==> flow/design.v <==
`timescale 1ns / 1ps
module calculator(rst, clk, en, kernel_weights, in_pix, ack, out_pix, done, write);
	input rst, clk, en, ack;
	input signed [15:0]kernel_weights, in_pix;
	output reg done;
	output reg signed [31:0]out_pix;
	reg signed [31:0]temp;
	reg [4:0]counter;
	output write;
	parameter kernel_size = 3;
	assign write = (counter == (kernel_size*kernel_size)+1);
	always @ (posedge clk) begin
		done <= 0;
		if (rst || en == 0) begin
			counter <= 0;
			temp <= 0;
		end
		else begin
			if (counter < (kernel_size*kernel_size)+2)
				counter <= counter + 1;
			if (counter >= 1 && counter <= (kernel_size*kernel_size))
				temp <= temp + (kernel_weights * in_pix);
			if (counter == (kernel_size*kernel_size)+1) begin
				out_pix <= temp;
				done <= 1;
			end
		end
	end
endmodule
`timescale 1ns / 1ps
module ctrl(clk, en, write, result_addr, base_addrA, base_addrB, addrA, addrB);
	input clk, en, write;
	output reg [13:0]addrA;
	output reg [13:0]addrB;
	input [13:0]base_addrA;
	input [13:0]result_addr;
	input [13:0]base_addrB;
	parameter img_width = 48, kernel_size = 3;
	reg [4:0]count;
	reg [2:0]i;
	always @ (posedge clk)begin
		if(en)begin
			addrA <= addrA + 1;
			addrB <= addrB + 1;
			count <= count + 1;
			if (count >= kernel_size-1) begin
				i <= i+1;
				addrA <= base_addrA + (i+1)*img_width;
				count <= 0;
			end
			if (write)begin
				addrA <= result_addr;
			end
		end
		else begin
			addrA <= base_addrA;
			addrB <= base_addrB;
			count <= 0;
			i <= 0;
		end
	end
endmodule
`timescale 1ns / 1ps
module pixelpointprocessor(rst, en, clk, ack, result_addr, base_addrA, base_addrB, in_pix, kernel_weight, done, addrA, addrB, out_pix);
	input rst, en;
	input clk, ack;
	input [13:0]base_addrA;
	input [13:0]base_addrB;
	input [13:0]result_addr;
	parameter img_width = 48, kernel_size = 3;
	output [13:0] addrA;
	output [13:0] addrB;
	output signed [31:0] out_pix;
	output done;
	wire write;
	input signed [15:0]in_pix, kernel_weight;
	ctrl #(img_width, kernel_size) C1(clk, en, write, result_addr, base_addrA, base_addrB, addrA, addrB);
	calculator #(kernel_size) calc1(rst, clk, en, kernel_weight, in_pix, ack, out_pix, done, write);
endmodule
`timescale 1ns / 1ps
module ctrl_conv2D(rst, en_conv2d, clk, done, base_result_addr, pix_base_addr, kernel_base_addr, pix_addr, kernel_addr, en, ack, result_addr, completed);
	input rst, en_conv2d, clk, done;
	input [13:0]kernel_base_addr;
	input [13:0]pix_base_addr, base_result_addr;
	output reg [13:0]result_addr;
	output reg [13:0]pix_addr;
	output reg [13:0]kernel_addr;
	parameter img_width = 48, kernel_size = 3;
	localparam out_width = img_width - kernel_size + 1;
	output reg en, completed;
	reg busy;
	reg [6:0]col;
	reg [6:0]row;
	output reg ack;
	always @ (posedge clk)begin
		ack <= 0;
		completed <= 0;
		if (rst) begin
			busy <= 0;
			en <= 0;
			pix_addr <= 0;
			kernel_addr <= 0;
			result_addr <= 0;
		end
		else if (!busy) begin
			if (en_conv2d) begin
				busy <= 1;
				pix_addr <= pix_base_addr;
				kernel_addr <= kernel_base_addr;
				result_addr <= base_result_addr;
				col <= 0;
				row <= 0;
			end
		end
		else if (done) begin
			ack <= 1;
			en <= 0;
			result_addr <= result_addr + 1;
			if (col < out_width-1) begin
				col <= col + 1;
				pix_addr <= pix_addr + 1;
			end
			else begin
				col <= 0;
				row <= row + 1;
				pix_addr <= pix_addr + kernel_size;
			end
			if (col == out_width-1 && row == out_width-1) begin
				busy <= 0;
				completed <= 1;
			end
		end
		else if (!en) begin
			en <= 1;
		end
	end
endmodule
`timescale 1ns / 1ps
module Convolution2D(clk, rst, en_conv2d, base_result_addr, pix_base_addr, kernel_base_addr,
							in_pix, completed, pix_done, addrA, addrB, out_pix, kernel_weight
							);
	input signed[15:0]in_pix, kernel_weight;
	input clk, rst, en_conv2d;
	input [13:0]kernel_base_addr;
	input [13:0]pix_base_addr;
	input [13:0]base_result_addr;
	parameter img_width = 48, kernel_size = 3;
	output completed, pix_done;
	output signed[31:0] out_pix;
	output [13:0]addrA, addrB;
	wire en, ack;
	wire [13:0]pix_addr;
	wire [13:0]kernel_addr;
	wire [13:0]result_addr;
	ctrl_conv2D #(img_width, kernel_size) C2(rst, en_conv2d, clk, pix_done, base_result_addr, pix_base_addr, kernel_base_addr, pix_addr, kernel_addr, en, ack, result_addr, completed);	
	pixelpointprocessor #(img_width, kernel_size) P1(rst, en, clk, ack, result_addr, pix_addr, kernel_addr, in_pix, kernel_weight, pix_done, addrA, addrB, out_pix);
endmodule
==> flow/run.sh <==
#!/bin/bash
# the make line also repeats each setting of config.mk as NAME=value (left out here)
make -C /OpenROAD-flow-scripts/flow DESIGN_CONFIG=/design/flow/config.mk WORK_HOME=/design/flow/orfs CLKGATE_MAP_FILE= finish
==> flow/config.mk <==
export PLATFORM = sky130hd
export DESIGN_NAME = Convolution2D
export DESIGN_NICKNAME = Convolution2D
export VERILOG_FILES = /design/flow/design.v
export SDC_FILE = /design/flow/constraint.sdc
export NUM_CORES = 4
export LEC_CHECK = 0
export CAP_MARGIN = 20
export CORE_MARGIN = 2
export CORE_UTILIZATION = 58
export SLEW_MARGIN = 20
==> flow/constraint.sdc <==
create_clock -name core_clock -period 4.97 [get_ports {clk}]
set_input_delay 0.9940 -clock core_clock [delete_from_list [all_inputs] [get_ports {clk}]]
set_output_delay 0.9940 -clock core_clock [all_outputs]
set_load 0.01 [all_outputs]
==> Slide: Implementation Results, run 1 <==
Implementation Results

Outcome
  • Status: failed layout checks
  • Failed Checks: negative setup slack

Flow run
  • OpenROAD warning count: 38
  • MaxCap Viol Count: 0

Routing
  • Total wire length: 46800 µm
  • Antenna Nets Post-Route: 0
  • Routed vias: 14400
  • Iteration-0 DRC Markers: 859
  • Vias/cell: 5.41
  • DR WL/cell: 17.5 µm
  • DRC: 0
  • Drt pass-1 iters: 5

Global routing
  • Vias in the first global route: 15200
  • Total gr overflow: 0
  • Tot GR Track Use: 30.0%
  • Largest net degree at the start of global routing: 59
  • First-pass GRT wire length: 77900 µm
  • Initial antenna violation count: 0

Floorplan
  • Die area: 32800 µm²
  • CORE AREA: 30700 µm²
  • Row cnt: 64
  • Die width: 181 µm
  • Die Ht: 181 µm
  • Initial Util: 59.1%
  • Io pins: 139

Synthesis
  • Top comb family, area: adder cells
  • Post-synth EDFFs: 46
  • Synthesized area per cell: 9.32 µm²
  • Yosys cell count: 1950
  • Yosys top cell by area: fa_1
  • Basic Gates by Area: 16.2%
  • Synthesized area: 18200 µm²
  • Mux frac, synth: 0.510%
  • Fraction of registers with async set/reset: 0%
  • Adder share: 40.9%
  • XOR/XNOR Fraction of Synth Area: 3.91%
  • Synth Register Bits: 165
  • Cell count after synthesis: 1950
  • Synth top cells by count: inv_1, fa_1, nand2_1, and2_1, ha_1
  • Top-area cell share: 32.5%
  • Synth top cell by count: inv_1
  • Synth unique cells: 70
  • Synth Seq Share: 20.7%
  • Yosys chip area: 18200 µm²
  • Yosys aoi share: 9.14%
  • Top cells by area, synth: fa_1, dfxtp_1, ha_1, edfxtp_1, inv_1
  • Yosys warning count: 3
  • Ys flop type: dfxtp_1

Final timing
  • Slew headroom: 26.9%
  • Final worst setup slack: -1.10 ns
  • Post-route minimum period: 6.07 ns
  • Achievable Freq: 0.165 GHz
  • Final Hold Fails: 0
  • Slew Limit Fails: 0
  • Fin crit share: 122%
  • Worst Tran Pin Value: 1.10 ns
  • RSZ-0062 raised after global routing: true
  • Clock Skew: 0.0114 ns
  • Setup violators final: 22
  • Fin Setup TNS: -17.98 ns
  • Tightest hold margin: 0.457 ns

Clock tree
  • CTS Root Cell: clkbuf_16
  • Max clock buf depth: 2
  • Latency at later pin: 0.44 ns
  • CTS tree: built
  • Worst-path clk slew: 0.06 ns
  • CTS buffer count: 17
  • H-tree levels: 4
  • CTS sink count: 165

Critical path
  • Top cell by count, worst path: fa_1
  • Worst path top cell family by delay: adder cells
  • Max incr delay on CP: 0.59 ns
  • FF-to-FF setup slack: 0.19 ns
  • Crit path DRT: 5.34 ns
  • Crit path arrival time: 6.44 ns
  • CP bufs+invs: 7
  • Crit path capture: P1.calc1.temp[30]$_SDFFE_PP0P_
  • WP depth: 22
  • Crit path cell chain: buf_8 -> and2_4 -> fa_1 -> inv_4 -> buf_6 -> fa_1 -> fa_1 -> inv_1 -> fa_1 -> fa_1 -> inv_2 -> fa_1 -> inv_2 -> ha_4 -> a21oi_4 -> o21ai_4 -> a221o_1 -> a21oi_2 -> a21boi_2 -> buf_4 -> or3_4 -> nand3_2
  • Reg-to-Reg End: P1.calc1.temp[30]$_SDFFE_PP0P_
  • Worst r2r src: P1.calc1.temp[10]$_SDFFE_PP0P_
  • CP Launch Point: in_pix[3]
  • CP Max Fanout: 4
  • Worst R2R Path Depth: 16
  • Worst path slowest cell: fa_1
  • Nature of the critical path endpoint: register
  • Crit path kind: input pin to register
  • Critical path launch point type: input pin

Place
  • Detailed placement HPWL: 36700 µm
  • Routability cong.: 0.895
  • IO buf count: 138

Finish
  • Layout area overhead: 26.9%
  • Nets: 2750
  • Core Util, Final: 75.0%

Hold path
  • Hold Crit Class: register to register
  • Hold path endpoint: C2.kernel_addr[8]$_SDFFE_PP0P_
  • Hold path cells: 2
  • Min-delay src: C2.kernel_addr[8]$_SDFFE_PP0P_
-- repair_timing --
action	4_1_cts	5_1_grt
hold buffers	0	0
gates cloned	5	1
setup buffers	39	14
pin swaps	118	113
setup endpoints to repair	26	25
resized	257	102
-- layer usage --
metal	track usage, %	up-vias	share of wire (%)
met5	0	-	0
met4	7.90	0	2.0
met3	4.92	66	5.6
met2	50.7	424	49
met1	40.5	7154	43
li1	-	6778	-
-- per-stage QoR --
stage / setup WS, ns / cells / area [µm²]
2_1_floorplan: -1.16 / 1952 / 18500
3_3_place_gp: -1.92 / 2576 / 21300
3_5_place_dp: -1.99 / 2576 / 21300
4_1_cts: -1.16 / 2652 / 22700
5_1_grt: -1.23 / 2665 / 23000
6_report: -1.10 / 2667 / 23100
-- cell type report --
class | count | area, µm²
multi-input combinational | 1378 | 13600
timing repair buffer | 364 | 3330
fill | 2282 | 7700
inverter | 330 | 1240
antenna | 2 | 5.00
sequential | 165 | 3760
clock inverter | 14 | 188
clock buffer | 18 | 450
tap | 396 | 495
==> inputs of run 2 (changes only) <==
Settings changed: CAP_MARGIN 20 to 5, CORE_ASPECT_RATIO set to 0.98, CORE_UTILIZATION 58 to 72, CTS_CLUSTER_DIAMETER set to 197, CTS_CLUSTER_SIZE set to 73, GPL_ROUTABILITY_DRIVEN set to 1, GPL_TIMING_DRIVEN set to 1, MIN_ROUTING_LAYER set to met1, PLACE_DENSITY set to 0.66.
Clock period 4.97 ns to 5.8 ns, I/O delays scaled along.
==> run 2 against run 1 <==
Against the previous run: the flow now stops in 5_1_grt; synthesized cell count is the same; area after synthesis unchanged; die area shrank 19%.
==> Slide: Implementation Results, run 2 <==
Run Summary

Synthesis
  • Ys flop type: dfxtp_1
  • Synth Register Bits: 165 (unchanged)
  • Adder share: 40.9% (unchanged)
  • Synthesized area: 18200 µm² (unchanged)
  • Top-area cell share: 32.5% (unchanged)
  • Basic Gates by Area: 16.2% (unchanged)
  • Yosys top cell by area: fa_1
  • Mux frac, synth: 0.510% (unchanged)
  • Yosys warning count: 3 (unchanged)
  • Top cells by area, synth: fa_1, dfxtp_1, ha_1, edfxtp_1, inv_1
  • Synth Seq Share: 20.7% (unchanged)
  • Yosys chip area: 18200 µm² (unchanged)
  • XOR/XNOR Fraction of Synth Area: 3.91% (unchanged)
  • Post-synth EDFFs: 46 (unchanged)
  • Top comb family, area: adder cells
  • Synth top cell by count: inv_1
  • Cell count after synthesis: 1950 (unchanged)
  • Synthesized area per cell: 9.32 µm² (unchanged)
  • Synth top cells by count: inv_1, fa_1, nand2_1, and2_1, ha_1
  • Synth unique cells: 70 (unchanged)
  • Yosys aoi share: 9.14% (unchanged)
  • Fraction of registers with async set/reset: 0% (unchanged)
  • Yosys cell count: 1950 (unchanged)

Global routing
  • Total gr overflow: 130
  • Tot GR Track Use: 84.4%

Place
  • Worst slack, placed: -1.25 ns (+0.739 ns)
  • Routability cong.: 0.936 (+4.6%)
  • Dpl cell area: 21300 µm² (-0.44%)
  • Dpl cells: 2503 (-2.8%)
  • Detailed placement HPWL: 38900 µm (+6.1%)
  • IO buf count: 138 (unchanged)

Clock tree
  • Max clock buf depth: 2 (unchanged)
  • CTS buffer count: 17 (unchanged)
  • CTS Root Cell: clkbuf_16
  • H-tree levels: 4 (unchanged)
  • CTS sink count: 165 (unchanged)

Floorplan
  • Die area: 26500 µm² (-19%)
  • Initial Util: 73.2% (+14 points)
  • Die Ht: 161 µm (-11%)
  • Die width: 164 µm (-9.1%)
  • Io pins: 139 (unchanged)
  • Row cnt: 57 (-11%)
  • CORE AREA: 24800 µm² (-19%)

Outcome
  • Halt Stage: 5_1_grt
  • Stop Error: [ERROR GRT-0232] Routing congestion too high. Check the congestion heatmap in the GUI.
  • Status: did not finish
==> run 2: routing by layer <==
layer  overflow  global-route usage, %
met1          2                   83.9
met2         79                   95.1
met3          2                   75.9
met4         47                   83.7
met5          0                   48.5
==> run 2: timing repair <==
item / in CTS
pin swaps: 154
endpoints found under the setup margin: 22
cloned: 5
hold buffers: 0
setup buffers: 63
gates resized: 296
==> inputs of run 3 (changes only) <==
Settings changed: CTS_CLUSTER_DIAMETER 197 to 47, MAX_ROUTING_LAYER set to met4, SETUP_SLACK_MARGIN set to 1.77.
Clock period 5.8 ns to 6.81 ns, I/O delays scaled along.
==> run 3 against run 2 <==
Against the previous run: synthesized cell count stayed put; die area stayed put; the run again fails in 5_1_grt; area after synthesis stayed put.
==> Slide: Implementation Results, run 3 <==
Run Summary

Outcome
  • Halt Stage: 5_1_grt
  • Stop Error: [ERROR GRT-0232] Routing congestion too high. Check the congestion heatmap in the GUI.
  • Status: did not finish

Place
  • Dpl cells: 2483 (-0.80%)
  • Routability cong.: 0.963 (+2.9%)
  • Dpl cell area: 21100 µm² (-0.87%)
  • Worst slack, placed: -0.532 ns (+0.723 ns)
  • Detailed placement HPWL: 38200 µm (-1.7%)
  • IO buf count: 138 (unchanged)

Synthesis
  • Synthesized area: 18200 µm² (unchanged)
  • Adder share: 40.9% (unchanged)
  • Yosys top cell by area: fa_1
  • Synth Register Bits: 165 (unchanged)
  • Yosys cell count: 1950 (unchanged)
  • Synth unique cells: 70 (unchanged)
  • Mux frac, synth: 0.510% (unchanged)
  • XOR/XNOR Fraction of Synth Area: 3.91% (unchanged)
  • Cell count after synthesis: 1950 (unchanged)
  • Yosys chip area: 18200 µm² (unchanged)
  • Ys flop type: dfxtp_1
  • Synth Seq Share: 20.7% (unchanged)
  • Synthesized area per cell: 9.32 µm² (unchanged)
  • Basic Gates by Area: 16.2% (unchanged)
  • Yosys aoi share: 9.14% (unchanged)
  • Fraction of registers with async set/reset: 0% (unchanged)
  • Synth top cells by count: inv_1, fa_1, nand2_1, and2_1, ha_1
  • Top comb family, area: adder cells
  • Top-area cell share: 32.5% (unchanged)
  • Top cells by area, synth: fa_1, dfxtp_1, ha_1, edfxtp_1, inv_1
  • Synth top cell by count: inv_1
  • Post-synth EDFFs: 46 (unchanged)
  • Yosys warning count: 3 (unchanged)

Floorplan
  • Row cnt: 57 (unchanged)
  • Die Ht: 161 µm (unchanged)
  • Die area: 26500 µm² (unchanged)
  • Io pins: 139 (unchanged)
  • Initial Util: 73.2% (unchanged)
  • Die width: 164 µm (unchanged)
  • CORE AREA: 24800 µm² (unchanged)

Clock tree
  • Max clock buf depth: 2 (unchanged)
  • CTS buffer count: 17 (unchanged)
  • CTS Hold Buffers Added: 0 (unchanged)
  • CTS Root Cell: clkbuf_16
  • H-tree levels: 4 (unchanged)
  • CTS sink count: 165 (unchanged)

Global routing
  • Total gr overflow: 23
  • Tot GR Track Use: 84.9%
[run 3: routing by layer]
layer	GRT usage (%)	GRT overflow
met1	84.1	2
met2	93.5	8
met3	79.4	1
met4	77.5	12
met5	-	-
[run 3: timing repair]
action / in CTS
pin swaps: 149
cloned: 7
resized: 298
hold endpoints to repair: 0
endpoints found under the setup margin: 27
setup buffers: 57
==> inputs of run 4 (changes only) <==
Settings changed: CAP_MARGIN 5 to 20, CORE_ASPECT_RATIO 0.98 to unset, CORE_UTILIZATION 72 to 40, CTS_CLUSTER_DIAMETER 47 to unset, CTS_CLUSTER_SIZE 73 to unset, GPL_ROUTABILITY_DRIVEN 1 to unset, GPL_TIMING_DRIVEN 1 to unset, MAX_ROUTING_LAYER met4 to unset, MIN_ROUTING_LAYER met1 to met2, PLACE_DENSITY 0.66 to 0.91, SETUP_SLACK_MARGIN 1.77 to 1.03.
Clock period 6.81 ns to 14.4 ns, I/O delays scaled along.
==> run 4 against run 3 <==
Against the previous run: now clean on timing, DRC and antenna; die area increased by 78%; area after synthesis unchanged; synthesized cell count unchanged.
==> Slide: Implementation Results, run 4 <==
Implementation Results

Synthesis
  • Post-synth EDFFs: 46 (unchanged)
  • Synthesized area per cell: 9.32 µm² (unchanged)
  • Fraction of registers with async set/reset: 0% (unchanged)
  • Synthesized area: 18200 µm² (unchanged)
  • Yosys chip area: 18200 µm² (unchanged)
  • Synth top cell by count: inv_1
  • Yosys warning count: 3 (unchanged)
  • Yosys cell count: 1950 (unchanged)
  • Synth unique cells: 70 (unchanged)
  • Adder share: 40.9% (unchanged)
  • Top-area cell share: 32.5% (unchanged)
  • Yosys top cell by area: fa_1
  • Top cells by area, synth: fa_1, dfxtp_1, ha_1, edfxtp_1, inv_1
  • Cell count after synthesis: 1950 (unchanged)
  • Synth Seq Share: 20.7% (unchanged)
  • Mux frac, synth: 0.510% (unchanged)
  • Yosys aoi share: 9.14% (unchanged)
  • XOR/XNOR Fraction of Synth Area: 3.91% (unchanged)
  • Synth Register Bits: 165 (unchanged)
  • Basic Gates by Area: 16.2% (unchanged)
  • Synth top cells by count: inv_1, fa_1, nand2_1, and2_1, ha_1
  • Ys flop type: dfxtp_1
  • Top comb family, area: adder cells

Global routing
  • Total gr overflow: 0
  • Initial antenna violation count: 0
  • Largest net degree at the start of global routing: 58
  • Vias in the first global route: 21900
  • First-pass GRT wire length: 80100 µm
  • Tot GR Track Use: 32.6%

Final timing
  • Slew headroom: 31.1%
  • Final Hold Fails: 0
  • Final worst setup slack: 4.86 ns
  • Post-route minimum period: 9.54 ns
  • Worst Tran Pin Value: 1.03 ns
  • Slew Limit Fails: 0
  • Achievable Freq: 0.105 GHz
  • Fin Setup TNS: 0 ns
  • Fin crit share: 66.3%
  • Clock Skew: 0.0167 ns
  • RSZ-0062 raised after global routing: false
  • Setup violators final: 0

Outcome
  • Status: finished clean

Critical path
  • Nature of the critical path endpoint: register
  • Worst path slowest cell: clkdlybuf4s50_1
  • CP Max Fanout: 16
  • Max incr delay on CP: 0.76 ns
  • Reg-to-Reg End: P1.calc1.temp[29]$_SDFFE_PP0P_
  • FF-to-FF setup slack: 9.32 ns
  • Crit path kind: input pin to register
  • Top cell by count, worst path: fa_1
  • Crit path cell chain: clkdlybuf4s50_1 -> and2_1 -> fa_2 -> inv_1 -> fa_1 -> inv_1 -> fa_1 -> fa_1 -> fa_1 -> inv_1 -> fa_1 -> inv_1 -> ha_1 -> and3_2 -> and3_1 -> a311oi_1 -> o211ai_2 -> a41oi_1 -> xor2_1 -> o21ai_0
  • CP Launch Point: kernel_weight[15]
  • Crit path capture: P1.calc1.temp[29]$_SDFFE_PP0P_
  • Crit path DRT: 14.71 ns
  • Critical path launch point type: input pin
  • Worst R2R Path Depth: 16
  • Crit path arrival time: 9.85 ns
  • WP depth: 20
  • CP bufs+invs: 5
  • Worst r2r src: P1.calc1.temp[15]$_SDFFE_PP0P_
  • Worst path top cell family by delay: adder cells

Routing
  • Total wire length: 48300 µm
  • Drt pass-1 iters: 13
  • Vias/cell: 7.21
  • Antenna Nets Post-Route: 0
  • DR WL/cell: 18.2 µm
  • Routed vias: 19200
  • DRC: 0
  • Iteration-0 DRC Markers: 4666

Flow run
  • MaxCap Viol Count: 0
  • OpenROAD warning count: 33

Finish
  • Reg area: 3760 µm²
  • Cell area after layout: 20700 µm²
  • Logic area: 12900 µm²
  • Fill cells: 4136
  • Nets: 2533
  • Layout area overhead: 13.9%

Clock tree
  • Worst-path clk slew: 0.07 ns
  • Setup Fix Bufs, Post-CTS: 0 (-100%)
  • H-tree levels: 4 (unchanged)
  • Latency at later pin: 0.45 ns
  • CTS Root Cell: clkbuf_16
  • Max clock buf depth: 2 (unchanged)
  • CTS tree: built
  • CTS buffer count: 17 (unchanged)
  • CTS sink count: 165 (unchanged)
  • Cts repair resizes: 0 (-100%)
  • CTS Hold Buffers Added: 0 (unchanged)

Hold path
  • Min-delay src: C2.kernel_addr[6]$_SDFFE_PP0P_
  • Hold path endpoint: C2.kernel_addr[6]$_SDFFE_PP0P_
  • Hold Crit Class: register to register
  • Hold path cells: 2

Place
  • Detailed placement HPWL: 35900 µm (-5.9%)
  • Dpl cell area: 20100 µm² (-4.8%)
  • IO buf count: 138 (unchanged)
  • Worst slack, placed: 4.56 ns (+5.09 ns)
  • Routability cong.: 0.929 (-3.5%)

Floorplan
  • CORE AREA: 45100 µm² (+82%)
  • Io pins: 139 (unchanged)
  • Row cnt: 78 (+37%)
  • Initial Util: 40.3% (-33 points)
  • Die area: 47100 µm² (+78%)
  • Die Ht: 217 µm (+35%)
  • Die width: 217 µm (+32%)
[run 4: metal layers]
metal	part of all wire, %	vias to the layer above	global-route usage, %
met3	39	854	40.5
met4	12	14	11.3
met1	0	6930	-
li1	-	6319	-
met5	0.45	-	11.3
met2	49	5046	38.6
[run 4: through the flow]
step / util (%) / std cells / hold WS, ns
2_1_floorplan: - / 1952 / 0.417
4_1_cts: 45.8 / 2652 / 0.457
5_1_grt: 45.9 / 2652 / 0.480
3_5_place_dp: 44.5 / 2620 / 0.447
3_3_place_gp: 44.5 / 2620 / 0.433
6_report: 45.9 / 2657 / 0.458
[run 4: cell type report]
cell class	count	share of cell area, %
diodes	5	0.0605
clock buffers	19	2.20
clock inverters	13	0.744
inverters	330	5.99
multi-input cells	1378	62.2
flip-flops and latches	165	18.2
well taps	600	3.63
repair buffers	147	6.98
==> inputs of run 5 (changes only) <==
Settings changed: ABC_AREA set to 0, CTS_CLUSTER_DIAMETER set to 45, GPL_ROUTABILITY_DRIVEN set to 0, GPL_TIMING_DRIVEN set to 0, HOLD_SLACK_MARGIN set to -0.07, MAX_ROUTING_LAYER set to met4, PLACE_DENSITY 0.91 to 0.36, SETUP_SLACK_MARGIN 1.03 to 2.01, SLEW_MARGIN 20 to 5.
Clock period 14.4 ns to 10.0 ns, I/O delays scaled along.
==> run 5 against run 4 <==
Against the previous run: count of clock-buffer cells in the layout unchanged; sequential share of layout area is 0.28 points lower; largest cell class unchanged; final cell count grew 2.6%; via count grew 0.70%; critical endpoint is now P1.calc1.temp[28]$_SDFFE_PP0P_; area after synthesis stayed put; now fails the layout checks on design-rule violations; synthesized cell count unchanged; wire length is 14% higher; non-clock buffer count rose by 74; highest routed layer is now met4; register-to-register slack worse by 4.4 ns.
==> Slide: Implementation Results, run 5 <==
Implementation Results

Outcome
  • Status: failed layout checks
  • Failed Checks: design-rule violations

Synthesis
  • Synth Seq Share: 20.7% (unchanged)
  • Post-synth EDFFs: 46 (unchanged)
  • Yosys chip area: 18200 µm² (unchanged)
  • Adder share: 40.9% (unchanged)
  • Synth unique cells: 70 (unchanged)
  • Yosys cell count: 1950 (unchanged)
  • Yosys top cell by area: fa_1
  • Fraction of registers with async set/reset: 0% (unchanged)
  • Mux frac, synth: 0.510% (unchanged)
  • Cell count after synthesis: 1950 (unchanged)
  • Synth Register Bits: 165 (unchanged)
  • Synth top cells by count: inv_1, fa_1, nand2_1, and2_1, ha_1
  • Synth top cell by count: inv_1
  • Synthesized area per cell: 9.32 µm² (unchanged)
  • Yosys aoi share: 9.14% (unchanged)
  • Basic Gates by Area: 16.2% (unchanged)
  • Top-area cell share: 32.5% (unchanged)
  • Synthesized area: 18200 µm² (unchanged)
  • Top cells by area, synth: fa_1, dfxtp_1, ha_1, edfxtp_1, inv_1
  • Ys flop type: dfxtp_1
  • Top comb family, area: adder cells
  • Yosys warning count: 3 (unchanged)
  • XOR/XNOR Fraction of Synth Area: 3.91% (unchanged)

Routing
  • Wl on met1: 0 µm (unchanged)
  • Max layer used: met4
  • DRC: 1 (+1)
  • DR WL/cell: 20.3 µm (+11%)
  • Routed vias: 19300 (+0.70%)
  • Vias/cell: 7.08 (-1.8%)
  • Drt pass-1 iters: 52 (+39)
  • Total wire length: 55200 µm (+14%)
  • Antenna Nets Post-Route: 0 (unchanged)
  • Iteration-0 DRC Markers: 2722 (-42%)
  • Antenna diodes: 0 (-5)
  • Routed length on met3: 23700 µm (+27%)
  • Met2 wire length: 27500 µm (+17%)

Critical path
  • WP depth: 20 (unchanged)
  • Worst r2r src: P1.calc1.temp[10]$_SDFFE_PP0P_
  • Crit path kind: input pin to register
  • Nature of the critical path endpoint: register
  • Max incr delay on CP: 0.58 ns (-0.18 ns)
  • Worst path slowest cell: fa_1
  • FF-to-FF setup slack: 4.95 ns (-4.37 ns)
  • Crit path arrival time: 8.13 ns (-1.72 ns)
  • CP Launch Point: kernel_weight[10]
  • Worst R2R Path Depth: 14 (-2)
  • CP bufs+invs: 5 (unchanged)
  • Crit path cell chain: clkbuf_2 -> clkbuf_2 -> nand2_1 -> fa_1 -> fa_1 -> fa_1 -> inv_1 -> fa_1 -> fa_1 -> inv_1 -> fa_1 -> inv_1 -> ha_1 -> and2_1 -> nand3_1 -> o311a_2 -> a21o_1 -> a21boi_1 -> o21ai_0 -> a211o_1
  • Crit path DRT: 10.36 ns (-4.35 ns)
  • Worst path top cell family by delay: adder cells
  • Reg-to-Reg End: P1.calc1.temp[31]$_SDFFE_PP0P_
  • Top cell by count, worst path: fa_1
  • CP Max Fanout: 10 (-6)
  • Crit path capture: P1.calc1.temp[28]$_SDFFE_PP0P_
  • Critical path launch point type: input pin

Finish
  • Logic area: 12900 µm² (+0.20%)
  • Cell area after layout: 21000 µm² (+1.5%)
  • Nets: 2607 (+2.9%)
  • Fill cells: 4487 (+8.5%)
  • Reg area: 3760 µm² (about the same)
  • Layout area overhead: 15.6%

Global routing
  • Largest net degree at the start of global routing: 18 (-69%)
  • Total gr overflow: 0 (unchanged)
  • First-pass GRT wire length: 87100 µm (+8.7%)
  • Initial antenna violation count: 0 (unchanged)
  • Tot GR Track Use: 38.3% (+5.8 points)
  • Vias in the first global route: 23000 (+4.9%)

Final timing
  • Achievable Freq: 0.129 GHz
  • Slew headroom: 44.6% (+13 points)
  • Clock Skew: 0.0100 ns (-0.00673 ns)
  • Slew Limit Fails: 0 (unchanged)
  • RSZ-0062 raised after global routing: true
  • Final Hold Fails: 0 (unchanged)
  • Worst Tran Pin Value: 0.832 ns (-0.200 ns)
  • Fin Setup TNS: 0 ns (unchanged)
  • Fin crit share: 77.7% (+11 points)
  • Final worst setup slack: 2.23 ns (-2.63 ns)
  • Setup violators final: 0 (unchanged)
  • Post-route minimum period: 7.77 ns

Clock tree
  • CTS tree: built
  • CTS buffer count: 17 (unchanged)
  • CTS sink count: 165 (unchanged)
  • Latency at later pin: 0.46 ns (about the same)
  • Worst-path clk slew: 0.07 ns (about the same)
  • H-tree levels: 4 (unchanged)
  • CTS Root Cell: clkbuf_16
  • Max clock buf depth: 2 (unchanged)

Floorplan
  • Initial Util: 40.3% (unchanged)
  • Die Ht: 217 µm (unchanged)
  • Row cnt: 78 (unchanged)
  • Die area: 47100 µm² (unchanged)
  • Io pins: 139 (unchanged)
  • CORE AREA: 45100 µm² (unchanged)
  • Die width: 217 µm (unchanged)

Place
  • Detailed placement HPWL: 44100 µm (+23%)
  • IO buf count: 137 (-0.72%)
  • Worst slack, placed: 0.459 ns (-4.10 ns)
  • Dpl cell area: 20300 µm² (+1.3%)

Flow run
  • OpenROAD warning count: 37 (+12%)
  • MaxCap Viol Count: 0 (unchanged)

Hold path
  • Hold path cells: 2 (unchanged)
  • Hold Crit Class: register to register
  • Hold path endpoint: C2.kernel_addr[11]$_SDFFE_PP0P_
  • Min-delay src: C2.kernel_addr[11]$_SDFFE_PP0P_
run 5: routing by layer:
| metal | vias to the layer above | global-route usage, % |
|---|---|---|
| li1 | 6455 | - |
| met1 | 7066 | - |
| met2 | 5340 | 42.3 |
| met3 | 436 | 53.0 |
| met4 | 0 | 5.94 |
| met5 | - | - |
run 5: area by class of cell:
type                            instances  share of cell area, %
Multi-Input combinational cell       1378                   61.4
Sequential cell                       165                   17.9
Timing Repair Buffer                  142                   6.28
Inverter                              330                   5.92
Tap cell                              600                   3.58
Clock buffer                           19                   2.16
Buffer                                 79                   2.07
Clock inverter                         13                  0.673
run 5: timing repair:
action                     in CTS  in global routing
pin swaps                       1                  5
setup endpoints to repair      17                 11
hold buffers                    0                  0
resized                        91                 80
buffers inserted                2                  1
run 5: stage by stage:
step	utilization, %	hold slack [ns]	cells
finish	46.6	0.459	2726
global route	46.6	0.484	2726
CTS	46.6	0.458	2724
detailed placement	45.1	0.448	2690
global placement	45.0	0.431	2689
floorplan	-	0.417	1952
==> inputs of run 6 (changes only) <==
Settings changed: ABC_AREA 0 to unset, CORE_ASPECT_RATIO set to 0.5, CORE_UTILIZATION 40 to 70, CTS_CLUSTER_DIAMETER 45 to 149, CTS_CLUSTER_SIZE set to 98, GPL_ROUTABILITY_DRIVEN 0 to unset, GPL_TIMING_DRIVEN 0 to unset, HOLD_SLACK_MARGIN -0.07 to unset, MAX_ROUTING_LAYER met4 to unset, MIN_ROUTING_LAYER met2 to unset, PLACE_DENSITY 0.36 to 0.56, SETUP_SLACK_MARGIN 2.01 to unset, SLEW_MARGIN 5 to 20, TNS_END_PERCENT set to 30.
==> run 6 against run 5 <==
Against the previous run: now clean on timing, DRC and antenna; synthesized cell count did not move; fmax decreased by 11%; first-iteration DRC count shrank 59%; global-route usage shrank 5.3 points; area after synthesis did not move; die area decreased by 42%.
==> Slide: Implementation Results, run 6 <==
Implementation Results

Outcome
  • Status: finished clean

Synthesis
  • Adder share: 40.9% (unchanged)
  • Top comb family, area: adder cells
  • Yosys aoi share: 9.14% (unchanged)
  • Synth unique cells: 70 (unchanged)
  • XOR/XNOR Fraction of Synth Area: 3.91% (unchanged)
  • Basic Gates by Area: 16.2% (unchanged)
  • Synthesized area: 18200 µm² (unchanged)
  • Synth Register Bits: 165 (unchanged)
  • Fraction of registers with async set/reset: 0% (unchanged)
  • Top cells by area, synth: fa_1, dfxtp_1, ha_1, edfxtp_1, inv_1
  • Synth Seq Share: 20.7% (unchanged)
  • Yosys cell count: 1950 (unchanged)
  • Synthesized area per cell: 9.32 µm² (unchanged)
  • Ys flop type: dfxtp_1
  • Synth top cell by count: inv_1
  • Yosys top cell by area: fa_1
  • Post-synth EDFFs: 46 (unchanged)
  • Cell count after synthesis: 1950 (unchanged)
  • Mux frac, synth: 0.510% (unchanged)
  • Yosys warning count: 3 (unchanged)
  • Yosys chip area: 18200 µm² (unchanged)
  • Top-area cell share: 32.5% (unchanged)
  • Synth top cells by count: inv_1, fa_1, nand2_1, and2_1, ha_1

Final timing
  • Setup violators final: 0 (unchanged)
  • Slew headroom: 26.8% (-18 points)
  • Slew Limit Fails: 0 (unchanged)
  • Worst Tran Pin Value: 1.10 ns (+0.267 ns)
  • Achievable Freq: 0.115 GHz (-11%)
  • Final Hold Fails: 0 (unchanged)
  • Fin crit share: 86.9% (+9.1 points)
  • Clock Skew: 0.0165 ns (+0.00647 ns)
  • RSZ-0062 raised after global routing: false
  • Fin Setup TNS: 0 ns (unchanged)
  • Post-route minimum period: 8.69 ns (+0.914 ns)

Place
  • IO buf count: 138 (+0.73%)
  • Detailed placement HPWL: 33100 µm (-25%)
  • Routability cong.: 0.888

Flow run
  • OpenROAD warning count: 35 (-5.4%)
  • MaxCap Viol Count: 0 (unchanged)

Clock tree
  • H-tree levels: 4 (unchanged)
  • Latency at later pin: 0.46 ns (about the same)
  • CTS buffer count: 17 (unchanged)
  • Max clock buf depth: 2 (unchanged)
  • Worst-path clk slew: 0.07 ns (about the same)
  • CTS Hold Buffers Added: 0 (unchanged)
  • CTS sink count: 165 (unchanged)
  • CTS Root Cell: clkbuf_16
  • Setup Fix Bufs, Post-CTS: 0 (-2)
  • Cts repair resizes: 0 (-100%)
  • CTS tree: built

Floorplan
  • Die width: 232 µm (+6.8%)
  • Initial Util: 71.7% (+31 points)
  • CORE AREA: 25300 µm² (-44%)
  • Io pins: 139 (unchanged)
  • Die area: 27300 µm² (-42%)
  • Row cnt: 41 (-47%)
  • Die Ht: 118 µm (-46%)

Global routing
  • Largest net degree at the start of global routing: 49 (+31)
  • First-pass GRT wire length: 70900 µm (-19%)
  • Tot GR Track Use: 33.0% (-5.3 points)
  • Vias in the first global route: 14300 (-38%)
  • Total gr overflow: 0 (unchanged)
  • Initial antenna violation count: 0 (unchanged)

Routing
  • DRC: 0 (-1)
  • Drt pass-1 iters: 8 (-85%)
  • Iteration-0 DRC Markers: 1112 (-59%)
  • Vias/cell: 5.74 (-19%)
  • Antenna diodes: 0 (unchanged)
  • Routed vias: 13800 (-29%)
  • Antenna Nets Post-Route: 0 (unchanged)
  • DR WL/cell: 17.8 µm (-12%)
  • Total wire length: 42700 µm (-23%)

Critical path
  • Max incr delay on CP: 0.73 ns (+0.15 ns)
  • Worst path top cell family by delay: adder cells
  • CP Max Fanout: 16 (+6)
  • Worst path slowest cell: clkdlybuf4s50_1
  • CP bufs+invs: 5 (unchanged)
  • FF-to-FF setup slack: 4.94 ns (about the same)
  • WP depth: 20 (unchanged)
  • Crit path cell chain: clkdlybuf4s50_1 -> and2_1 -> fa_2 -> inv_1 -> fa_1 -> inv_1 -> fa_1 -> fa_1 -> fa_1 -> inv_1 -> fa_1 -> inv_1 -> ha_1 -> and3_2 -> and3_1 -> a311oi_1 -> o211ai_2 -> a41oi_1 -> xor2_1 -> o21ai_0
  • Worst R2R Path Depth: 14 (unchanged)
  • Crit path arrival time: 9.00 ns (+0.87 ns)
  • CP Launch Point: kernel_weight[15]
  • Reg-to-Reg End: P1.calc1.temp[29]$_SDFFE_PP0P_
  • Critical path launch point type: input pin
  • Nature of the critical path endpoint: register
  • Top cell by count, worst path: fa_1
  • Crit path DRT: 10.32 ns (-0.04 ns)
  • Worst r2r src: P1.calc1.temp[10]$_SDFFE_PP0P_
  • Crit path capture: P1.calc1.temp[29]$_SDFFE_PP0P_
  • Crit path kind: input pin to register

Hold path
  • Min-delay src: C2.kernel_addr[8]$_SDFFE_PP0P_
  • Hold path cells: 2 (unchanged)
  • Hold Crit Class: register to register
  • Hold path endpoint: C2.kernel_addr[8]$_SDFFE_PP0P_

Finish
  • Layout area overhead: 12.3%
  • Core Util, Final: 80.5% (+34 points)
  • Reg area: 3760 µm² (about the same)
  • Logic area: 12900 µm² (-0.22%)
  • Nets: 2540 (-2.6%)
  • Fill cells: 1724 (-62%)
[run 6: metrics by stage]
step / cell area (µm²) / worst slack [ns] / std cells / hold slack [ns]
after global placement: 19800 / 1.17 / 2371 / 0.435
after CTS: 20400 / 1.40 / 2403 / 0.457
after detailed placement: 19800 / 1.01 / 2371 / 0.436
after global routing: 20400 / 0.935 / 2403 / 0.474
after floorplan: 18200 / 2.19 / 1952 / 0.417
final: 20400 / 1.31 / 2403 / 0.454
[run 6: routing by layer]
layer  up-vias  global-route usage, %  routed length [µm]
met1      6823                   43.7               17300
met3       107                   4.60                2540
met2       493                   55.7               21300
met5         -                      0                   0
met4         0                   12.5                1450
li1       6364                      -                   -
[run 6: final cells by class]
type                            count  share of cell area (%)
Clock buffer                       18                    2.15
Inverter                          330                    6.07
Sequential cell                   165                    18.5
Clock inverter                     14                   0.791
Multi-Input combinational cell   1378                    63.1
Timing Repair Buffer              154                    7.34
Tap cell                          344                    2.11
==> inputs of run 7 (changes only) <==
Settings changed: CORE_ASPECT_RATIO 0.5 to unset, CORE_UTILIZATION 70 to 30, CTS_CLUSTER_DIAMETER 149 to 340, CTS_CLUSTER_SIZE 98 to 27, GPL_ROUTABILITY_DRIVEN set to 0, MAX_ROUTING_LAYER set to met4, MIN_ROUTING_LAYER set to met1, PLACE_DENSITY 0.56 to unset, SETUP_SLACK_MARGIN set to 4.02, TNS_END_PERCENT 30 to unset.
Clock period 10.0 ns to 14.8 ns, I/O delays scaled along.
==> run 7 against run 6 <==
Against the previous run: still clean on timing, DRC and antenna; clock skew shrank 0.0021 ns; critical path depth is the same; via count shrank 1.9%; first-iteration DRC count shrank 12%; sequential share of layout area shrank 0.45 points; largest cell class unchanged; highest routed layer unchanged.
==> Slide: Implementation Results, run 7 <==
Implementation Results

Synthesis
  • Synth Register Bits: 165 (unchanged)
  • Yosys chip area: 18200 µm² (unchanged)
  • Synthesized area: 18200 µm² (unchanged)
  • Synth unique cells: 70 (unchanged)
  • Synth top cell by count: inv_1
  • Top comb family, area: adder cells
  • Yosys cell count: 1950 (unchanged)
  • Yosys top cell by area: fa_1
  • Synth top cells by count: inv_1, fa_1, nand2_1, and2_1, ha_1
  • Yosys warning count: 3 (unchanged)
  • Mux frac, synth: 0.510% (unchanged)
  • Basic Gates by Area: 16.2% (unchanged)
  • Post-synth EDFFs: 46 (unchanged)
  • Fraction of registers with async set/reset: 0% (unchanged)
  • Synthesized area per cell: 9.32 µm² (unchanged)
  • Top cells by area, synth: fa_1, dfxtp_1, ha_1, edfxtp_1, inv_1
  • Yosys aoi share: 9.14% (unchanged)
  • Top-area cell share: 32.5% (unchanged)
  • XOR/XNOR Fraction of Synth Area: 3.91% (unchanged)
  • Adder share: 40.9% (unchanged)
  • Ys flop type: dfxtp_1
  • Cell count after synthesis: 1950 (unchanged)
  • Synth Seq Share: 20.7% (unchanged)

Finish
  • Nets: 2537 (-0.12%)
  • Layout area overhead: 15.1%
  • Core Util, Final: 34.8% (-46 points)

Final timing
  • Tightest hold margin: 0.458 ns (+0.00357 ns)
  • Clock Skew: 0.0144 ns (-0.00211 ns)
  • Setup violators final: 0 (unchanged)
  • Achievable Freq: 0.104 GHz
  • Final Hold Fails: 0 (unchanged)
  • Post-route minimum period: 9.59 ns
  • Slew Limit Fails: 0 (unchanged)
  • Slew headroom: 28.9% (+2.1 points)
  • Fin crit share: 64.8% (-22 points)
  • RSZ-0062 raised after global routing: false
  • Worst Tran Pin Value: 1.06 ns (-0.0340 ns)
  • Fin Setup TNS: 0 ns (unchanged)

Floorplan
  • Die width: 250 µm (+7.9%)
  • Die Ht: 250 µm (+110%)
  • Io pins: 139 (unchanged)
  • Row cnt: 90 (+120%)
  • CORE AREA: 60100 µm² (+140%)
  • Initial Util: 30.2% (-41 points)
  • Die area: 62500 µm² (+130%)

Clock tree
  • CTS Root Cell: clkbuf_16
  • CTS buffer count: 17 (unchanged)
  • CTS tree: built
  • Latency at later pin: 0.45 ns (about the same)
  • Cts repair resizes: 0 (unchanged)
  • Setup Fix Bufs, Post-CTS: 0 (unchanged)
  • Max clock buf depth: 2 (unchanged)
  • CTS sink count: 165 (unchanged)
  • Worst-path clk slew: 0.07 ns (about the same)
  • CTS Hold Buffers Added: 0 (unchanged)
  • H-tree levels: 4 (unchanged)

Critical path
  • Worst path slowest cell: fa_1
  • Crit path capture: P1.calc1.temp[31]$_SDFFE_PP0P_
  • Nature of the critical path endpoint: register
  • Crit path DRT: 15.12 ns (+4.80 ns)
  • CP bufs+invs: 5 (unchanged)
  • Worst R2R Path Depth: 16 (+2)
  • FF-to-FF setup slack: 9.85 ns (+4.91 ns)
  • Reg-to-Reg End: P1.calc1.temp[31]$_SDFFE_PP0P_
  • Crit path arrival time: 9.91 ns (+0.91 ns)
  • WP depth: 20 (unchanged)
  • Worst path top cell family by delay: adder cells
  • Crit path cell chain: clkdlybuf4s50_1 -> and2_1 -> fa_2 -> inv_1 -> fa_1 -> inv_1 -> fa_1 -> fa_1 -> fa_1 -> inv_1 -> fa_1 -> inv_1 -> ha_1 -> and3_2 -> and3_1 -> a311oi_1 -> o211ai_2 -> a311oi_2 -> xnor2_1 -> a21oi_1
  • Crit path kind: input pin to register
  • Top cell by count, worst path: fa_1
  • CP Max Fanout: 16 (unchanged)
  • CP Launch Point: kernel_weight[15]
  • Worst r2r src: P1.calc1.temp[19]$_SDFFE_PP0P_
  • Max incr delay on CP: 0.73 ns (about the same)
  • Critical path launch point type: input pin

Routing
  • Vias/cell: 4.77 (-17%)
  • Antenna Nets Post-Route: 0 (unchanged)
  • Drt pass-1 iters: 7 (-1)
  • Iteration-0 DRC Markers: 976 (-12%)
  • DR WL/cell: 16.2 µm (-8.5%)
  • DRC: 0 (unchanged)
  • Total wire length: 46100 µm (+8.0%)
  • Routed vias: 13500 (-1.9%)
  • Antenna diodes: 0 (unchanged)

Hold path
  • Hold Crit Class: register to register
  • Min-delay src: C2.kernel_addr[12]$_SDFFE_PP0P_
  • Hold path endpoint: C2.kernel_addr[12]$_SDFFE_PP0P_
  • Hold path cells: 2 (unchanged)

Global routing
  • Largest net degree at the start of global routing: 49 (unchanged)
  • Tot GR Track Use: 15.7% (-17 points)
  • Total gr overflow: 0 (unchanged)
  • Vias in the first global route: 14200 (-1.1%)
  • Initial antenna violation count: 0 (unchanged)
  • First-pass GRT wire length: 76900 µm (+8.5%)

Place
  • IO buf count: 138 (unchanged)
  • Detailed placement HPWL: 37200 µm (+12%)

Outcome
  • Status: finished clean

Flow run
  • OpenROAD warning count: 33 (-5.7%)
  • MaxCap Viol Count: 0 (unchanged)
run 7: routing by layer:
metal  vias up  routed length, µm  GRT usage, %
met1      6711              21200          21.2
met5         -                  0             -
met4         0                888          4.72
met3        66               2110          1.43
met2       394              21900          25.0
li1       6358                  -             -
run 7: layout make-up:
type,count,area [µm²]
flip-flops and latches,165,3760
inverters,330,1240
fillers,6181,39200
clock inverters,13,120
well taps,782,978
multi-input cells,1378,12900
repair buffers,151,1470
clock buffers,19,464
run 7: stage by stage:
step,area [µm²],instances,setup WS (ns)
global route,20900,2838,4.90
finish,20900,2838,5.21
detailed placement,20300,2806,4.82
CTS,20900,2838,5.28
global placement,20300,2806,4.92
floorplan,18200,1952,6.03
==> inputs of run 8 (changes only) <==
Settings changed: CORE_UTILIZATION 30 to 36, CTS_CLUSTER_DIAMETER 340 to 149, CTS_CLUSTER_SIZE 27 to 98, GPL_ROUTABILITY_DRIVEN 0 to unset, MAX_ROUTING_LAYER met4 to unset, MIN_ROUTING_LAYER met1 to unset, PLACE_DENSITY_LB_ADDON set to 0.2, SETUP_SLACK_MARGIN 4.02 to -0.99, TNS_END_PERCENT set to 100.
Clock period 14.8 ns to 10.0 ns, I/O delays scaled along.
==> run 8 against run 7 <==
Against the previous run: count of clock-buffer cells in the layout fell by 2; still clean; first-iteration DRC count down 33%; die area shrank 16%; clock skew fell by 0.0032 ns; area after synthesis is the same; critical endpoint is now P1.calc1.temp[29]$_SDFFE_PP0P_; via count fell by 2.1%; design area decreased by 0.44%; setup slack worse by 3.7 ns; register-to-register slack worse by 4.8 ns.
==> Slide: Implementation Results, run 8 <==
Implementation Results

Outcome
  • Status: finished clean

Routing
  • Antenna Nets Post-Route: 0 (unchanged)
  • Antenna diodes: 0 (unchanged)
  • Routed vias: 13200 (-2.1%)
  • DR WL/cell: 17.0 µm (+4.4%)
  • Iteration-0 DRC Markers: 657 (-33%)
  • Drt pass-1 iters: 5 (-2)
  • Total wire length: 46300 µm (+0.50%)
  • Vias/cell: 4.85 (+1.7%)
  • DRC: 0 (unchanged)

Critical path
  • Max incr delay on CP: 0.71 ns (-0.02 ns)
  • Crit path cell chain: clkdlybuf4s50_1 -> and2_1 -> fa_2 -> inv_1 -> fa_1 -> inv_1 -> fa_1 -> fa_1 -> fa_1 -> inv_1 -> fa_1 -> inv_1 -> ha_1 -> and3_2 -> and3_1 -> a311oi_1 -> o211ai_2 -> a41oi_1 -> xor2_1 -> o21ai_0
  • CP Max Fanout: 16 (unchanged)
  • Crit path kind: input pin to register
  • Worst path slowest cell: fa_1
  • Worst r2r src: P1.calc1.temp[10]$_SDFFE_PP0P_
  • Crit path arrival time: 8.78 ns (-1.13 ns)
  • Crit path DRT: 10.32 ns (-4.80 ns)
  • Reg-to-Reg End: P1.calc1.temp[29]$_SDFFE_PP0P_
  • Crit path capture: P1.calc1.temp[29]$_SDFFE_PP0P_
  • Top cell by count, worst path: fa_1
  • Critical path launch point type: input pin
  • CP Launch Point: kernel_weight[15]
  • Worst path top cell family by delay: adder cells
  • WP depth: 20 (unchanged)
  • Worst R2R Path Depth: 14 (-2)
  • Nature of the critical path endpoint: register
  • CP bufs+invs: 5 (unchanged)
  • FF-to-FF setup slack: 5.01 ns (-4.84 ns)

Clock tree
  • CTS Hold Buffers Added: 0 (unchanged)
  • H-tree levels: 4 (unchanged)
  • CTS Root Cell: clkbuf_16
  • Worst-path clk slew: 0.07 ns (about the same)
  • Cts repair resizes: 0 (unchanged)
  • CTS tree: built
  • Max clock buf depth: 2 (unchanged)
  • Latency at later pin: 0.45 ns (about the same)
  • Setup Fix Bufs, Post-CTS: 0 (unchanged)
  • CTS sink count: 165 (unchanged)
  • CTS buffer count: 17 (unchanged)

Synthesis
  • Yosys chip area: 18200 µm² (unchanged)
  • Basic Gates by Area: 16.2% (unchanged)
  • Adder share: 40.9% (unchanged)
  • Synthesized area: 18200 µm² (unchanged)
  • XOR/XNOR Fraction of Synth Area: 3.91% (unchanged)
  • Yosys warning count: 3 (unchanged)
  • Top comb family, area: adder cells
  • Top cells by area, synth: fa_1, dfxtp_1, ha_1, edfxtp_1, inv_1
  • Synth top cell by count: inv_1
  • Yosys top cell by area: fa_1
  • Yosys cell count: 1950 (unchanged)
  • Synth unique cells: 70 (unchanged)
  • Ys flop type: dfxtp_1
  • Yosys aoi share: 9.14% (unchanged)
  • Top-area cell share: 32.5% (unchanged)
  • Synth top cells by count: inv_1, fa_1, nand2_1, and2_1, ha_1
  • Synthesized area per cell: 9.32 µm² (unchanged)
  • Post-synth EDFFs: 46 (unchanged)
  • Cell count after synthesis: 1950 (unchanged)
  • Mux frac, synth: 0.510% (unchanged)
  • Fraction of registers with async set/reset: 0% (unchanged)
  • Synth Seq Share: 20.7% (unchanged)
  • Synth Register Bits: 165 (unchanged)

Floorplan
  • Initial Util: 36.4% (+6.1 points)
  • CORE AREA: 50000 µm² (-17%)
  • Io pins: 139 (unchanged)
  • Die Ht: 229 µm (-8.6%)
  • Die width: 229 µm (-8.6%)
  • Row cnt: 82 (-8.9%)
  • Die area: 52300 µm² (-16%)

Hold path
  • Hold path endpoint: C2.kernel_addr[3]$_SDFFE_PP0P_
  • Hold path cells: 2 (unchanged)
  • Hold Crit Class: register to register
  • Min-delay src: C2.kernel_addr[3]$_SDFFE_PP0P_

Place
  • Routability cong.: 0.841
  • IO buf count: 138 (unchanged)
  • Detailed placement HPWL: 36700 µm (-1.3%)

Final timing
  • Fin Setup TNS: 0 ns (unchanged)
  • Clock Skew: 0.0111 ns (-0.00323 ns)
  • Slew headroom: 26.7% (-2.2 points)
  • Worst Tran Pin Value: 1.10 ns (+0.0331 ns)
  • Post-route minimum period: 8.47 ns
  • Slew Limit Fails: 0 (unchanged)
  • RSZ-0062 raised after global routing: false
  • Achievable Freq: 0.118 GHz
  • Fin crit share: 84.7% (+20 points)
  • Setup violators final: 0 (unchanged)
  • Final Hold Fails: 0 (unchanged)

Global routing
  • First-pass GRT wire length: 77800 µm (+1.2%)
  • Tot GR Track Use: 18.7% (+3.0 points)
  • Largest net degree at the start of global routing: 59 (+20%)
  • Total gr overflow: 0 (unchanged)
  • Vias in the first global route: 14300 (+1.1%)
  • Initial antenna violation count: 0 (unchanged)

Flow run
  • OpenROAD warning count: 33 (unchanged)
  • MaxCap Viol Count: 0 (unchanged)

Finish
  • Nets: 2540 (+0.12%)
  • Layout area overhead: 14.6%
run 8: routing by layer:
layer / share of wire [%] / wire, µm / track usage [%]
met3: 4.1 / 1910 / 2.51
met2: 46 / 21300 / 30.0
met5: 0 / 0 / 0
met1: 48 / 22200 / 26.3
met4: 2.0 / 913 / 5.51
run 8: layout make-up:
class / instances / area (µm²)
multi-input cells: 1378 / 12900
clock inverters: 15 / 183
repair buffers: 154 / 1500
inverters: 330 / 1240
flip-flops and latches: 165 / 3760
well taps: 672 / 841
fillers: 4952 / 29200
clock buffers: 17 / 425
run 8: per-stage QoR:
stage | setup slack [ns] | cell area [µm²] | cells | util (%) | hold slack, ns
detailed placement | 1.07 | 20200 | 2699 | 40.4 | 0.448
finish | 1.53 | 20800 | 2731 | 41.7 | 0.457
CTS | 1.52 | 20800 | 2731 | 41.7 | 0.459
global route | 1.03 | 20800 | 2731 | 41.7 | 0.475
floorplan | 2.19 | 18200 | 1952 | - | 0.417
global placement | 1.15 | 20200 | 2699 | 40.4 | 0.431
==> inputs of run 9 (changes only) <==
Settings changed: ABC_AREA set to 1, CAP_MARGIN 20 to 10, CELL_PAD_IN_SITES_DETAIL_PLACEMENT set to 1, CORE_UTILIZATION 36 to 40, CTS_CLUSTER_DIAMETER 149 to unset, CTS_CLUSTER_SIZE 98 to unset, GPL_TIMING_DRIVEN set to 0, HOLD_SLACK_MARGIN set to 0.03, MAX_ROUTING_LAYER set to met4, PLACE_DENSITY_LB_ADDON 0.2 to 0.08, SETUP_SLACK_MARGIN -0.99 to unset, SLEW_MARGIN 20 to 0, TNS_END_PERCENT 100 to unset.
==> run 9 against run 8 <==
Against the previous run: fmax up 1.8%; design area rose by 6.5%; register-to-register slack improved by 0.21 ns; count of clock-buffer cells in the layout increased by 8; critical endpoint is now P1.calc1.temp[25]$_SDFFE_PP0P_.
==> Slide: Implementation Results, run 9 <==
Implementation Results

Final timing
  • Achievable Freq: 0.120 GHz (+1.8%)
  • Slew headroom: 35.8% (+9.1 points)
  • Clock Skew: 0.0107 ns (-0.000402 ns)
  • Fin Setup TNS: 0 ns (unchanged)
  • Fin crit share: 83.1% (-1.5 points)
  • RSZ-0062 raised after global routing: false
  • Setup violators final: 0 (unchanged)
  • Worst Tran Pin Value: 0.964 ns (-0.134 ns)
  • Post-route minimum period: 8.31 ns (-0.151 ns)
  • Tightest hold margin: 0.453 ns (-0.00355 ns)
  • Final Hold Fails: 0 (unchanged)
  • Final worst setup slack: 1.69 ns (+0.151 ns)
  • Slew Limit Fails: 0 (unchanged)

Critical path
  • Worst r2r src: P1.calc1.temp[15]$_SDFFE_PP0P_
  • Top cell by count, worst path: fa_1
  • Crit path DRT: 10.35 ns (+0.03 ns)
  • Crit path kind: input pin to register
  • CP Max Fanout: 10 (-6)
  • Nature of the critical path endpoint: register
  • Critical path launch point type: input pin
  • FF-to-FF setup slack: 5.22 ns (+0.21 ns)
  • WP depth: 22 (+10%)
  • CP bufs+invs: 7 (+2)
  • Crit path cell chain: clkbuf_1 -> clkbuf_1 -> nand2_1 -> fa_1 -> fa_1 -> inv_1 -> fa_1 -> fa_1 -> fa_1 -> inv_1 -> fa_1 -> inv_1 -> ha_1 -> nand2_1 -> nor2_1 -> inv_1 -> nor3_1 -> o21ai_1 -> nand4_1 -> nand3_1 -> nand2_1 -> inv_1
  • CP Launch Point: in_pix[5]
  • Max incr delay on CP: 0.74 ns (+0.03 ns)
  • Worst R2R Path Depth: 18 (+4)
  • Crit path arrival time: 8.67 ns (-0.11 ns)
  • Reg-to-Reg End: P1.calc1.temp[25]$_SDFFE_PP0P_
  • Crit path capture: P1.calc1.temp[25]$_SDFFE_PP0P_
  • Worst path slowest cell: fa_1
  • Worst path top cell family by delay: adder cells

Routing
  • Total wire length: 61900 µm (+34%)
  • Routed vias: 16500 (+24%)
  • Antenna diodes: 0 (unchanged)
  • Drt pass-1 iters: 5 (unchanged)
  • Iteration-0 DRC Markers: 819 (+25%)
  • Vias/cell: 5.06 (+4.3%)
  • DRC: 0 (unchanged)
  • DR WL/cell: 19.0 µm (+12%)
  • Antenna Nets Post-Route: 0 (unchanged)

Outcome
  • Status: finished clean

Clock tree
  • CTS Hold Buffers Added: 0 (unchanged)
  • CTS buffer count: 17 (unchanged)
  • Worst-path clk slew: 0.07 ns (about the same)
  • Max clock buf depth: 2 (unchanged)
  • Cts repair resizes: 0 (unchanged)
  • CTS tree: built
  • Latency at later pin: 0.45 ns (about the same)
  • CTS sink count: 165 (unchanged)
  • Setup Fix Bufs, Post-CTS: 0 (unchanged)
  • H-tree levels: 4 (unchanged)
  • CTS Root Cell: clkbuf_16

Global routing
  • Tot GR Track Use: 26.4% (+7.7 points)
  • First-pass GRT wire length: 98900 µm (+27%)
  • Vias in the first global route: 18100 (+26%)
  • Largest net degree at the start of global routing: 21 (-64%)
  • Initial antenna violation count: 0 (unchanged)
  • Total gr overflow: 0 (unchanged)

Synthesis
  • Adder share: 37.9% (-3.0 points)
  • Synth top cells by count: inv_1, nand2_1, fa_1, nor2_1, ha_1
  • Post-synth EDFFs: 46 (unchanged)
  • Synth top cell by count: inv_1
  • Synthesized area per cell: 7.90 µm² (-15%)
  • Synth Seq Share: 19.2% (-1.5 points)
  • Mux frac, synth: 0% (-0.51 points)
  • Yosys cell count: 2485 (+27%)
  • Fraction of registers with async set/reset: 0% (unchanged)
  • Basic Gates by Area: 19.9% (+3.8 points)
  • Yosys aoi share: 7.08% (-2.1 points)
  • Synth Register Bits: 165 (unchanged)
  • Yosys warning count: 3 (unchanged)
  • XOR/XNOR Fraction of Synth Area: 2.50% (-1.4 points)
  • Yosys top cell by area: fa_1
  • Yosys chip area: 19600 µm² (+8.0%)
  • Top comb family, area: adder cells
  • Ys flop type: dfxtp_1
  • Synth unique cells: 54 (-23%)
  • Top cells by area, synth: fa_1, dfxtp_1, inv_1, nand2_1, ha_1
  • Top-area cell share: 30.1% (-2.4 points)
  • Synthesized area: 19600 µm² (+8.0%)
  • Cell count after synthesis: 2485 (+27%)

Floorplan
  • Initial Util: 40.3% (+4.0 points)
  • Die Ht: 226 µm (-1.4%)
  • CORE AREA: 48600 µm² (-2.6%)
  • Die width: 226 µm (-1.4%)
  • Io pins: 139 (unchanged)
  • Die area: 50900 µm² (-2.7%)
  • Row cnt: 81 (-1.2%)

Hold path
  • Min-delay src: P1.C1.count[0]$_SDFF_PP0_
  • Hold Crit Class: register to register
  • Hold path endpoint: P1.C1.count[0]$_SDFF_PP0_
  • Hold path cells: 1 (-1)

Finish
  • Logic area: 13200 µm² (+2.9%)
  • Post-route insts no fill: 3254 (+19%)
  • Core Util, Final: 45.6% (+3.9 points)
  • Fill cells: 5963 (+20%)
  • Layout area overhead: 13.0%
  • Reg area: 3760 µm² (about the same)
  • Nets: 3114 (+23%)

Place
  • Detailed placement HPWL: 52200 µm (+42%)
  • IO buf count: 112 (-19%)
  • Worst slack, placed: 1.25 ns (+0.181 ns)
  • Routability cong.: 0.925 (+10%)
  • Dpl cells: 3222 (+19%)

Flow run
  • MaxCap Viol Count: 0 (unchanged)
  • OpenROAD warning count: 33 (unchanged)
run 9: cell type report:
type / count / share of cell area [%]
buffer: 99 / 1.91
sequential: 165 / 17.0
clock inverter: 6 / 0.299
multi-input combinational: 1634 / 59.7
clock buffer: 25 / 2.31
timing repair buffer: 114 / 5.29
inverter: 589 / 9.97
tap: 622 / 3.51
run 9: metrics by stage:
| step | instance area (µm²) |
|---|---|
| floorplan | 19600 |
| global placement | 21500 |
| detailed placement | 21600 |
| CTS | 22100 |
| global route | 22200 |
| finish | 22200 |
run 9: per-layer routing:
layer | routed length (µm) | vias up | part of all wire [%] | track usage (%)
li1 | - | 7739 | - | -
met1 | 28400 | 8407 | 46 | 34.5
met2 | 30200 | 258 | 49 | 43.9
met3 | 2400 | 55 | 3.9 | 3.86
met4 | 864 | 0 | 1.4 | 4.81
met5 | 0 | - | 0 | -
